run A:
// SimulatedDevice
module SimulatedDevice(
    input[1:0] global_state,
    input sys_clk,
    input rx,
    output tx,
    input turn_left_signal,
    input turn_right_signal,
    input move_forward_signal,
    input move_backward_signal,
    input place_barrier_signal,
    input destroy_barrier_signal,
    input rst,
    input clutch,
    input throttle,
    input brake,
    input power_on,
    input power_off,
    output front_detector,
    output back_detector,
    output left_detector,
    output right_detector,
    output move_backward_light,
    output move_forward_light,
    output turn_left_light,
    output turn_right_light,
    output power_light,
    output reg [2:0] state_light,
    output reg [3:0] moving_light,
    output [7:0] seg1,
    output [7:0] seg2,
    output [7:0] an
    );
Settings: LEC_CHECK=0, ABC_AREA=1, CAP_MARGIN=20, CELL_PAD_IN_SITES_GLOBAL_PLACEMENT=1, CORE_ASPECT_RATIO=1.57, CORE_MARGIN=4, CORE_UTILIZATION=41, CTS_CLUSTER_SIZE=30, SLEW_MARGIN=20, TNS_END_PERCENT=10; clock period 22.6 ns.
run.sh (not shown) runs the stock make flow with config.mk's settings and CLKGATE_MAP_FILE=.
Changes in run B relative to run A:
Settings: CORE_UTILIZATION now 65, was 41; TNS_END_PERCENT no longer set, was 10; CORE_MARGIN now 2, was 4; SETUP_SLACK_MARGIN now -1.06, previously not set; CORE_ASPECT_RATIO no longer set, was 1.57; CELL_PAD_IN_SITES_GLOBAL_PLACEMENT no longer set, was 1; CTS_CLUSTER_SIZE no longer set, was 30; the clock period (ns, I/O delays scaled along) now 15.6, was 22.6.
--- outcome ---
Comparing run B and run A, multi-input gate share of total cell area is higher on run A. In run B the implementation completed, yet the final layout does not meet the checks, the culprit being negative setup slack. Est. power | run B vs run A | run B higher. Heaviest power group = the clock network: run A; heaviest power group = registers: run B. Compared with run A, run B shows a lower required time at the worst-slack endpoint. Diff run A -> run B: synthesis-to-finish area growth +8.7 points, met1 wire length +about 0.5%. The synthesis area per yosys of run A and that of run B are within noise of each other. Diff run A -> run B: sequential share of layout area now sits lower, critical path data arrival time now sits lower, fraction of power consumed by the clock network now sits lower, synthesized cell count now sits at about the same level.
diff inputs: run B => run C
Settings: changing CORE_UTILIZATION from 65 to 18; removing ABC_AREA (formerly 1); removing SETUP_SLACK_MARGIN (formerly -1.06); changing the clock period (ns, I/O delays scaled along) from 15.6 to 39.5.
[summary]
- Run C: flow completed, timing, DRC and antenna clean
- Between run C and run B, it is run C whose clock-buffer cell count is higher, by about 16%.
- Summary of the comparison: end-of-flow core utilization is lower in run C, relative to run B.
- Of run C and run B, the run reporting the higher power share of the clock group was run C.
- Critical path depth for run C is lower than for run B.
- Relative to run B, number of global-route vias before repair has increased by 370 in run C.
- Run C vs run B: final clock period utilization by the worst path down in run C
- Going from run B to run C, final HPWL from detailed placement grows by about 13%.
- Between run C and run B, total wirelength of the detailed-routed design is lower for run B, run C comes in above that.
- Looking at run C and run B, the overall via count from detail_route is a wash.
- The run showing the smaller logic gate share of total power is run C.
- Comparing chip area for run C and run B, the bigger number came from run C.

---

Setup of JK:
SimulatedDevice again, from the RTL that the note above started with.
// SimulatedDevice
module SimulatedDevice(
    input[1:0] global_state,
    input sys_clk,
    input rx,
    output tx,
    input turn_left_signal,
    input turn_right_signal,
    input move_forward_signal,
    input move_backward_signal,
    input place_barrier_signal,
    input destroy_barrier_signal,
    input rst,
    input clutch,
    input throttle,
    input brake,
    input power_on,
    input power_off,
    output front_detector,
    output back_detector,
    output left_detector,
    output right_detector,
    output move_backward_light,
    output move_forward_light,
    output turn_left_light,
    output turn_right_light,
    output power_light,
    output reg [2:0] state_light,
    output reg [3:0] moving_light,
    output [7:0] seg1,
    output [7:0] seg2,
    output [7:0] an
    );
clock: 17.3 ns
lec_check: 0
abc_area: 1
cap_margin: 20
core_margin: 2
core_utilization: 72
cts_cluster_diameter: 361
place_density: 0.42
slew_margin: 20
Having completed the whole flow, JK delivered a layout that passed the timing, design-rule and antenna checks.
Changes in MS relative to JK:
# JK
export LEC_CHECK = 0
export ABC_AREA = 1
export CAP_MARGIN = 20
export CORE_MARGIN = 2
export CORE_UTILIZATION = 72
export CTS_CLUSTER_DIAMETER = 361
export PLACE_DENSITY = 0.42
export SLEW_MARGIN = 20
create_clock -name core_clock -period 17.3 [get_ports {sys_clk}]
# MS
export LEC_CHECK = 0
export CAP_MARGIN = 20
export CORE_MARGIN = 2
export CORE_UTILIZATION = 40
export SLEW_MARGIN = 20
create_clock -name core_clock -period 23.9 [get_ports {sys_clk}]
--- outcome ---
Total power per unit cell area on MS is down relative to JK.
In the reports for JK and MS, the larger routed wire length belongs to MS.
Across both runs, net count of the finished layout was lower for MS than for JK.
Across both runs, number of global-route vias before repair was lower for MS than for JK.
MS gives less effective utilization at floorplan than JK did.
JK has a higher flop share of the area than MS.
Cmp MS vs JK: area of the mapped netlist higher in MS
On overall power of the completed layout, MS does better than JK.
Core utilization: MS lower than JK
Here is what was changed in the inputs of AL compared with MS.
# MS
export LEC_CHECK = 0
export CAP_MARGIN = 20
export CORE_MARGIN = 2
export CORE_UTILIZATION = 40
export SLEW_MARGIN = 20
create_clock -name core_clock -period 23.9 [get_ports {sys_clk}]
# AL
export LEC_CHECK = 0
export CAP_MARGIN = 20
export CORE_MARGIN = 2
export CORE_UTILIZATION = 66
export CTS_CLUSTER_SIZE = 80
export SLEW_MARGIN = 20
create_clock -name core_clock -period 15.1 [get_ports {sys_clk}]
--- outcome ---
- No crash in AL: every stage finished, but the layout fails its final checks due to negative setup slack.
- Note that the total chip power recorded for AL amounts to 1.6 times the value seen in MS.
- AL vs MS: sum of buffers and inverters on the critical path up in AL
- Summary of the comparison: logic gate share of total power is higher in AL, relative to MS.
- In the tables for AL and MS, post-cts sizing count reads higher with AL.
- Cmp AL vs MS: overall via count from detail_route higher in AL
- AL vs. MS: die size shrank by about 40%, core utilization increased 45 points.
- Setup slack in AL is 5.83 ns below MS.
- Status: area of the synthesized netlist per yosys stat parity (MS, AL)
- Between MS and AL, the flow reports overall die height decreasing by more than 10%.
- Delay of the slowest cell on the worst path (higher): AL
[inputs] TR vs AL
# AL
export LEC_CHECK = 0
export CAP_MARGIN = 20
export CORE_MARGIN = 2
export CORE_UTILIZATION = 66
export CTS_CLUSTER_SIZE = 80
export SLEW_MARGIN = 20
create_clock -name core_clock -period 15.1 [get_ports {sys_clk}]
# TR
export LEC_CHECK = 0
export ABC_AREA = 1
export CAP_MARGIN = 20
export CORE_MARGIN = 2
export CORE_UTILIZATION = 72
export CTS_CLUSTER_DIAMETER = 382
export CTS_CLUSTER_SIZE = 98
export SLEW_MARGIN = 20
create_clock -name core_clock -period 11.3 [get_ports {sys_clk}]
### Flow results
Status(TR) = ERROR, stage = 5_1_grt. Diff AL -> TR | area after synthesis | down by a few percent. Comparing fraction of the yosys area taken by sequential cells for AL and TR, the bigger number came from TR. Compared with AL, TR shows average cell area after synthesis that has gone down by more than 10%. Row count (TR vs. AL) decreases by a little under 10%. TR vs AL, floorplan utilization went up by 6.2 points. Looking at width of the die, TR sits 17 um lower than AL does. Die boundary height of TR falls short of that of AL by a little under 10%. Multiplexer share of the synthesized area: higher on AL. Total cell area at the placement stage: TR vs AL down 11%. Re detailed placement HPWL: TR is about 15% down on AL.
Edits applied to the flow inputs when going from TR to PW:
# TR
export LEC_CHECK = 0
export ABC_AREA = 1
export CAP_MARGIN = 20
export CORE_MARGIN = 2
export CORE_UTILIZATION = 72
export CTS_CLUSTER_DIAMETER = 382
export CTS_CLUSTER_SIZE = 98
export SLEW_MARGIN = 20
create_clock -name core_clock -period 11.3 [get_ports {sys_clk}]
# PW
export LEC_CHECK = 0
export ABC_AREA = 1
export CAP_MARGIN = 20
export CORE_MARGIN = 2
export CORE_UTILIZATION = 52
export SLEW_MARGIN = 20
create_clock -name core_clock -period 18.9 [get_ports {sys_clk}]
[summary]
PW ended with every stage complete and zero timing, DRC or antenna violations.
On placed cell area, the lower figure sits with PW, not TR.
Quantity of gates resized following cts: TR and PW compared, higher one is TR
Area enclosed by the die boundary: PW vs TR up 38%
Going from TR to PW, weighted congestion reported at the end of routability-driven placement shrank by a little under 10%.
Compared with TR, in PW pre-CTS setup slack now larger; number of placed instances, taps included now smaller; yosys-reported design area after synthesis comparable.

---

Setup of violet:
Starting RTL as in the previous note.
// SimulatedDevice
module SimulatedDevice(
    input[1:0] global_state,
    input sys_clk,
    input rx,
    output tx,
    input turn_left_signal,
    input turn_right_signal,
    input move_forward_signal,
    input move_backward_signal,
    input place_barrier_signal,
    input destroy_barrier_signal,
    input rst,
    input clutch,
    input throttle,
    input brake,
    input power_on,
    input power_off,
    output front_detector,
    output back_detector,
    output left_detector,
    output right_detector,
    output move_backward_light,
    output move_forward_light,
    output turn_left_light,
    output turn_right_light,
    output power_light,
    output reg [2:0] state_light,
    output reg [3:0] moving_light,
    output [7:0] seg1,
    output [7:0] seg2,
    output [7:0] an
    );
Settings: LEC_CHECK=0, ABC_AREA=1, CAP_MARGIN=5, CORE_MARGIN=2, CORE_UTILIZATION=72, CTS_CLUSTER_DIAMETER=290, CTS_CLUSTER_SIZE=37, PLACE_DENSITY_LB_ADDON=0.16, SETUP_SLACK_MARGIN=4.1, SLEW_MARGIN=20; clock period 13.8 ns.
Seen in the log of violet: GRT-0232 during 5_1_grt, after which the run never completed.
[inputs] ember vs violet
- swapping 290 for 104 in CTS_CLUSTER_DIAMETER
- swapping 72 for 70 in CORE_UTILIZATION
- clearing CTS_CLUSTER_SIZE, which used to be 37
- swapping 4.1 for -0.8 in SETUP_SLACK_MARGIN
- clearing PLACE_DENSITY_LB_ADDON, which used to be 0.16
- swapping 13.8 for 13.3 in the clock period (ns, I/O delays scaled along)
Results
| ember | all stages done | FAIL | capacitance limit, slew limit, setup timing |. Floorplan core area: lower on violet. Max chip width across ember and violet: ember. Looking at final weighted congestion in routability-driven placement, ember sits above violet. In ember, total instance count after detailed placement is higher than in violet. Reported for ember and violet, number of buffers inserted by hold repair at cts turned out identical to the last digit. Of ember and violet, it is ember that has the lower initial core utilization. ember against violet: number of standard cells reported by yosys barely changed; worst setup slack after placement dropped 0.28 ns. ember vs violet, number of instances resized during post-cts repair went down by about 50%. Compared with violet, in ember area enclosed by the die boundary rose 0.0013 mm^2; instance area at placement has remained practically unchanged.
What indigo does differently from ember at the input level:
- CORE_UTILIZATION now 58, was 70
- SETUP_SLACK_MARGIN no longer set, was -0.8
- CTS_CLUSTER_DIAMETER no longer set, was 104
- CAP_MARGIN now 20, was 5
- the clock period (ns, I/O delays scaled along) now 17.0, was 13.3
Complete run, failing final checks: ember, reason capacitance limit, slew limit, setup timing.
Both conditions hold for indigo: the flow ran to the end and the final layout passed the timing, design-rule and antenna checks.
indigo vs. ember: overall routed net length went down by about 45%, count of nets after finishing down 339, count of clock-buffer cells in the layout went up.
Re quantity of I/O buffers inserted on ports: no difference whatsoever between ember and indigo.
The number of placed instances, taps included in indigo sits 93 below the value recorded for ember.
Cmp ember and indigo / power / higher: ember

---

SimulatedDevice again, from the RTL that the note above started with.
==> flow/config.mk <==
export PLATFORM = sky130hd
export DESIGN_NAME = SimulatedDevice
export DESIGN_NICKNAME = SimulatedDevice
export VERILOG_FILES = /design/flow/design.v
export SDC_FILE = /design/flow/constraint.sdc
export NUM_CORES = 4
export LEC_CHECK = 0
export CAP_MARGIN = 30
export CELL_PAD_IN_SITES_DETAIL_PLACEMENT = 2
export CORE_ASPECT_RATIO = 0.9
export CORE_MARGIN = 2
export CORE_UTILIZATION = 67
export CTS_CLUSTER_SIZE = 75
export GPL_TIMING_DRIVEN = 1
export MAX_ROUTING_LAYER = met4
export PLACE_DENSITY_LB_ADDON = 0.07
export SETUP_SLACK_MARGIN = 2.5
export SLEW_MARGIN = 0
==> flow/constraint.sdc <==
create_clock -name core_clock -period 42.2 [get_ports {sys_clk}]
set_input_delay 8.4400 -clock core_clock [delete_from_list [all_inputs] [get_ports {sys_clk}]]
set_output_delay 8.4400 -clock core_clock [all_outputs]
set_load 0.01 [all_outputs]
The starting point ended with an error in detailed placement (3_5_place_dp).
==> next run, changes <==
==> flow/config.mk (replaced) <==
export PLATFORM = sky130hd
export DESIGN_NAME = SimulatedDevice
export DESIGN_NICKNAME = SimulatedDevice
export VERILOG_FILES = /design/flow/design.v
export SDC_FILE = /design/flow/constraint.sdc
export NUM_CORES = 4
export LEC_CHECK = 0
export ABC_AREA = 1
export CAP_MARGIN = 20
export CORE_MARGIN = 2
export CORE_UTILIZATION = 65
export SETUP_SLACK_MARGIN = -0.8
export SLEW_MARGIN = 20
==> flow/constraint.sdc (replaced) <==
create_clock -name core_clock -period 13.3 [get_ports {sys_clk}]
set_input_delay 2.6600 -clock core_clock [delete_from_list [all_inputs] [get_ports {sys_clk}]]
set_output_delay 2.6600 -clock core_clock [all_outputs]
set_load 0.01 [all_outputs]
What happened:
- The changed run completed and failed the layout checks on negative setup slack
- die size drops by 3.3%
- area after synthesis goes down by about 6%
- synthesized cell count came out higher by about 8%
==> next run, changes <==
--- a/flow/config.mk
+++ b/flow/config.mk
@@ -10,4 +10,5 @@
 export CORE_MARGIN = 2
-export CORE_UTILIZATION = 65
-export SETUP_SLACK_MARGIN = -0.8
+export CORE_UTILIZATION = 72
+export CTS_CLUSTER_DIAMETER = 268
+export SETUP_SLACK_MARGIN = -1.04
 export SLEW_MARGIN = 20
==> flow/constraint.sdc (replaced) <==
create_clock -name core_clock -period 13.6 [get_ports {sys_clk}]
set_input_delay 2.7200 -clock core_clock [delete_from_list [all_inputs] [get_ports {sys_clk}]]
set_output_delay 2.7200 -clock core_clock [all_outputs]
set_load 0.01 [all_outputs]
Effect: The changed run ran to the end with violations: negative setup slack; routed wire length went up by 30%; worst setup slack degrades by 1.1 ns; register-to-register slack degrades by 1.7 ns; die area went down by 9.6%; cell area went down by 2.0%; synthesized cell count does not change; final cell count went down by 1.8%; power went down by 1.6%; count of clock-buffer cells in the layout went down by 11; sequential share of layout area went up by 0.45 points.
==> next run, changes <==
--- a/flow/config.mk
+++ b/flow/config.mk
@@ -11,4 +11,4 @@
 export CORE_UTILIZATION = 72
-export CTS_CLUSTER_DIAMETER = 268
-export SETUP_SLACK_MARGIN = -1.04
+export CTS_CLUSTER_DIAMETER = 373
+export CTS_CLUSTER_SIZE = 100
 export SLEW_MARGIN = 20
==> flow/constraint.sdc (replaced) <==
create_clock -name core_clock -period 13.3 [get_ports {sys_clk}]
set_input_delay 2.6600 -clock core_clock [delete_from_list [all_inputs] [get_ports {sys_clk}]]
set_output_delay 2.6600 -clock core_clock [all_outputs]
set_load 0.01 [all_outputs]
Effect:
- Now the flow failed in global routing (5_1_grt) on GRT-0232
- synthesized area is unchanged
- die size stays the same
- synthesized cell count is unchanged
==> next run, changes <==
--- a/flow/config.mk
+++ b/flow/config.mk
@@ -7,8 +7,5 @@
 export LEC_CHECK = 0
-export ABC_AREA = 1
 export CAP_MARGIN = 20
 export CORE_MARGIN = 2
-export CORE_UTILIZATION = 72
-export CTS_CLUSTER_DIAMETER = 373
-export CTS_CLUSTER_SIZE = 100
+export CORE_UTILIZATION = 41
 export SLEW_MARGIN = 20
==> flow/constraint.sdc (replaced) <==
create_clock -name core_clock -period 23.9 [get_ports {sys_clk}]
set_input_delay 4.7800 -clock core_clock [delete_from_list [all_inputs] [get_ports {sys_clk}]]
set_output_delay 4.7800 -clock core_clock [all_outputs]
set_load 0.01 [all_outputs]
This time the run completed with no timing, DRC or antenna violations.
Area after synthesis climbs by 6.7%.
Die size goes up by about 90%.
Synthesized cell count drops by 7.5%.
==> next run, changes <==
--- a/flow/config.mk
+++ b/flow/config.mk
@@ -7,5 +7,6 @@
 export LEC_CHECK = 0
+export ABC_AREA = 1
 export CAP_MARGIN = 20
 export CORE_MARGIN = 2
-export CORE_UTILIZATION = 41
+export CORE_UTILIZATION = 62
 export SLEW_MARGIN = 20
==> flow/constraint.sdc (replaced) <==
create_clock -name core_clock -period 11.1 [get_ports {sys_clk}]
set_input_delay 2.2200 -clock core_clock [delete_from_list [all_inputs] [get_ports {sys_clk}]]
set_output_delay 2.2200 -clock core_clock [all_outputs]
set_load 0.01 [all_outputs]
- This time the run completed, yet does not pass: negative setup slack
- non-clock buffer count rises by 575
- hold slack stays flat
- clock power climbs by well over a third
- synthesized cell count came out higher by a little under a tenth
- routed wire length is higher by a few percent
Power and IR drop assume default switching activity.
